red:
// shuzizhong
module shuzizhong(
    input wire clk1,         
    input wire reset,        
    input wire ah1,          
    input wire am1,          
    input wire alarm1,       
    input wire en,           
    input wire naozhong,     
    output wire [0:6] shi,       
    output wire [0:6] ge,        
    output wire [0:6] min_shi,   
    output wire [0:6] min_ge,    
    output wire [0:6] sec_shi,   
    output wire [0:6] sec_ge,    
    output wire daodian,     
    output wire audio        
);
For scale: ~160 flip-flops, roughly 51 I/O pins, ~15000 um2 of cells after synthesis.
clock: 10.7 ns
lec_check: 0
abc_area: 1
cap_margin: 40
cell_pad_in_sites_detail_placement: 0
core_margin: 2
core_utilization: 70
cts_cluster_diameter: 231
cts_cluster_size: 15
hold_slack_margin: 0.03
max_routing_layer: met4
setup_slack_margin: 2.8
slew_margin: 20
run.sh (not shown) runs the stock make flow with config.mk's settings and CLKGATE_MAP_FILE=.
What ended red was a tool error in global routing (5_1_grt); the run never finished.
#### Input delta (blue over red)
==> flow/config.mk <==
export PLATFORM = sky130hd
export DESIGN_NAME = shuzizhong
export DESIGN_NICKNAME = shuzizhong
export VERILOG_FILES = /design/flow/design.v
export SDC_FILE = /design/flow/constraint.sdc
export NUM_CORES = 4
export LEC_CHECK = 0
export ABC_AREA = 1
export CAP_MARGIN = 20
export CORE_MARGIN = 2
export CORE_UTILIZATION = 70
export CTS_CLUSTER_DIAMETER = 195
export CTS_CLUSTER_SIZE = 15
export SLEW_MARGIN = 20
## What came out
[blue] flow finished | final checks: failed | reasons: negative setup slack
Core outline area: red vs blue, no meaningful difference
Comparing red against blue, there is no change at all in yosys stat cell total.
Placed standard-cell area: blue vs red down 590 um2
There was hardly any difference in count of pins on the block boundary between red and blue.
Going from red to blue, routability congestion estimate shrank by a few percent.
Worst setup slack before clock tree synthesis: blue vs red down 89 ps
Summary: with red as the reference, placed wire-length estimate after detailed placement in blue moved down by a few percent.
As far as flip-flop and latch count after synthesis goes, blue and red are indistinguishable; the numbers are identical.
As far as die footprint is concerned, blue and red perform about the same.
blue -> red: area after synthesis delta 0, exact match
Diff red..blue | synthesized cell count | unchanged
Setup changes, blue to green
--- a/flow/config.mk
+++ b/flow/config.mk
@@ -8,7 +8,9 @@
 export ABC_AREA = 1
-export CAP_MARGIN = 20
+export CAP_MARGIN = 30
+export CELL_PAD_IN_SITES_DETAIL_PLACEMENT = 0
 export CORE_MARGIN = 2
-export CORE_UTILIZATION = 70
-export CTS_CLUSTER_DIAMETER = 195
-export CTS_CLUSTER_SIZE = 15
+export CORE_UTILIZATION = 66
+export HOLD_SLACK_MARGIN = 0.03
+export MAX_ROUTING_LAYER = met5
+export SETUP_SLACK_MARGIN = -0.45
 export SLEW_MARGIN = 20
green — routing usage on met3 2.1 points lower, blue as reference
Any difference in clock transition at the registers of the reported paths between green and blue is small enough to ignore.
Completing all stages was not enough for green: its layout failed the final checks because of negative setup slack.
blue has a higher buffers plus inverters on the worst setup path than green.
green ends up with lower routed wire length than blue does.
green against blue; count of cell instances traversed by the critical path is up by more than 10%.
### green -> orange
--- a/flow/config.mk
+++ b/flow/config.mk
@@ -7,10 +7,10 @@
 export LEC_CHECK = 0
-export ABC_AREA = 1
 export CAP_MARGIN = 30
 export CELL_PAD_IN_SITES_DETAIL_PLACEMENT = 0
-export CORE_MARGIN = 2
-export CORE_UTILIZATION = 66
+export CORE_ASPECT_RATIO = 1.78
+export CORE_MARGIN = 3
+export CORE_UTILIZATION = 18
 export HOLD_SLACK_MARGIN = 0.03
 export MAX_ROUTING_LAYER = met5
-export SETUP_SLACK_MARGIN = -0.45
+export PLACE_DENSITY = 0.87
 export SLEW_MARGIN = 20
==> flow/constraint.sdc <==
create_clock -name core_clock -period 33.0 [get_ports {clk1}]
set_input_delay 6.6000 -clock core_clock [delete_from_list [all_inputs] [get_ports {clk1}]]
set_output_delay 6.6000 -clock core_clock [all_outputs]
set_load 0.01 [all_outputs]
Results
Looking at the reports, orange completed the entire flow and the layout it produced met the timing, DRC and antenna checks.
Comparing green and orange, leakage dissipation is lower on orange.
green has higher transition at the pin with the smallest max-transition slack than orange.
Looking at beginning of the critical path, the inst5.note_freq[5]$_DFFE_PP1P_ result is from green; the naozhong one comes from orange.
orange against green: final total power shrank by about 80%, summed area of non-filler cells in the final layout dropped 11%, total die area went up 250%.
[orange vs green] worst hold slack: lower in orange

========
## job 6607
Starting RTL as in the previous note.
clock: 25.0 ns
lec_check: 0
cap_margin: 10
cell_pad_in_sites_detail_placement: 1
cell_pad_in_sites_global_placement: 2
core_aspect_ratio: 0.52
core_margin: 2
core_utilization: 17
gpl_timing_driven: 1
min_routing_layer: met2
slew_margin: 20
Changes in job 4281 relative to job 6607:
==> flow/config.mk <==
export PLATFORM = sky130hd
export DESIGN_NAME = shuzizhong
export DESIGN_NICKNAME = shuzizhong
export VERILOG_FILES = /design/flow/design.v
export SDC_FILE = /design/flow/constraint.sdc
export NUM_CORES = 4
export LEC_CHECK = 0
export ABC_AREA = 1
export CAP_MARGIN = 20
export CORE_MARGIN = 2
export CORE_UTILIZATION = 25
export CTS_CLUSTER_DIAMETER = 389
export CTS_CLUSTER_SIZE = 100
export HOLD_SLACK_MARGIN = -0.08
export PLACE_DENSITY = 0.8
export SLEW_MARGIN = 20
Notes after the runs:
- naozhong as the launch point of the critical path was reported by job 4281, and inst5.note_freq[3] by job 6607.
- Between job 6607 and job 4281, the difference in sequential portion of the cell area is negligible.
- Of job 6607 and job 4281, the run reporting the lower clock skew was job 4281.
- Destination of the critical timing path = shi[4]: job 4281; destination of the critical timing path = inst5.pwm_duty_cycle[0]: job 6607
- From job 6607 to job 4281 the numbers moved as follows: height of the chip picked up an extra 34 um; total chip power grew by about 43%.
- Going from job 6607 to job 4281, the power in the clock group was found to have gone up by 7.4%.
- The count of placed standard cells including taps of job 4281 exceeds that of job 6607 by 102.
Modified inputs, job 3033 compared to job 4281
-- flow/config.mk --
<<< job 4281, line 11
export CORE_UTILIZATION = 25
export CTS_CLUSTER_DIAMETER = 389
export CTS_CLUSTER_SIZE = 100
export HOLD_SLACK_MARGIN = -0.08
export PLACE_DENSITY = 0.8
>>> job 3033, line 11
export CORE_UTILIZATION = 69
==> flow/constraint.sdc <==
create_clock -name core_clock -period 29.8 [get_ports {clk1}]
set_input_delay 5.9600 -clock core_clock [delete_from_list [all_inputs] [get_ports {clk1}]]
set_output_delay 5.9600 -clock core_clock [all_outputs]
set_load 0.01 [all_outputs]
Summary of job 3033 over job 4281: routed wire length increased 1.6 mm, area added between synthesis and finish fell 4.3 points, post-route clock skew neither gained nor lost much, number of vias after detailed routing rose by 2.7%, number of well taps down 502.
Changes in job 7585 relative to job 3033:
-- flow/config.mk --
<<< job 3033, line 8
export ABC_AREA = 1
>>> job 7585, line 8
<<< job 3033, line 11
export CORE_UTILIZATION = 69
>>> job 7585, line 10
export CORE_UTILIZATION = 40
export SETUP_SLACK_MARGIN = 2.16
==> flow/constraint.sdc <==
create_clock -name core_clock -period 19.3 [get_ports {clk1}]
set_input_delay 3.8600 -clock core_clock [delete_from_list [all_inputs] [get_ports {clk1}]]
set_output_delay 3.8600 -clock core_clock [all_outputs]
set_load 0.01 [all_outputs]
Compared job 3033 against job 7585; sequential share of layout area within noise.
Met2 routed wirelength, job 3033 and job 7585: lower on job 3033
met2 usage for job 7585 is lower than for job 3033.
Delta (job 7585 minus job 3033): synthesis-to-finish area growth went up by 3.2 points; die area +0.015 mm2.
Job 7585 has final critical-path share of the clock period above what job 3033 had.
Delta(non-clock buffer count, job 7585 - job 3033) > 0
Job 7585 ended with more buffer share of cell area than job 3033.
Diff job 3033 -> job 7585: number of setup buffers added after CTS now sits higher, critical path depth now sits higher.
Routed wire length: job 3033 vs job 7585, no meaningful difference
### job 7585 -> job 9201
-- flow/config.mk --
<<< job 7585, line 10
export CORE_UTILIZATION = 40
export SETUP_SLACK_MARGIN = 2.16
>>> job 9201, line 10
export CORE_UTILIZATION = 65
==> flow/constraint.sdc <==
create_clock -name core_clock -period 17.0 [get_ports {clk1}]
set_input_delay 3.4000 -clock core_clock [delete_from_list [all_inputs] [get_ports {clk1}]]
set_output_delay 3.4000 -clock core_clock [all_outputs]
set_load 0.01 [all_outputs]
Timing, DRC, antenna: 0 failures across job 9201 and job 7585. Wire length of the first global-routing pass (higher): job 7585. Of the two values seen for capture point of the worst path, inst5.pwm_duty_cycle[0] was produced by job 7585 and inst5.counter[5] by job 9201. The number of fillers in the final layout in job 9201 is 0.49 times that in job 7585. Job 7585 has a higher layout overhead on the synthesized area than job 9201. Fraction of area in non-clock buffers up 0.56 points in job 9201 wrt job 7585. Starting density of the core, job 9201 and job 7585, higher one = job 9201. The footprint of the flip-flops and latches was comparable across job 9201 and job 7585. Job 9201 gives more flop share of the area than job 7585 did. On share of total power in combinational logic, job 9201 and job 7585 are neck and neck. Routed wire length: job 9201 vs job 7585 — no meaningful difference. sequential cells as the leading power group was reported by job 9201, and the clock network by job 7585.
Power figures rest on the tool's default switching activity, not on a simulated workload.
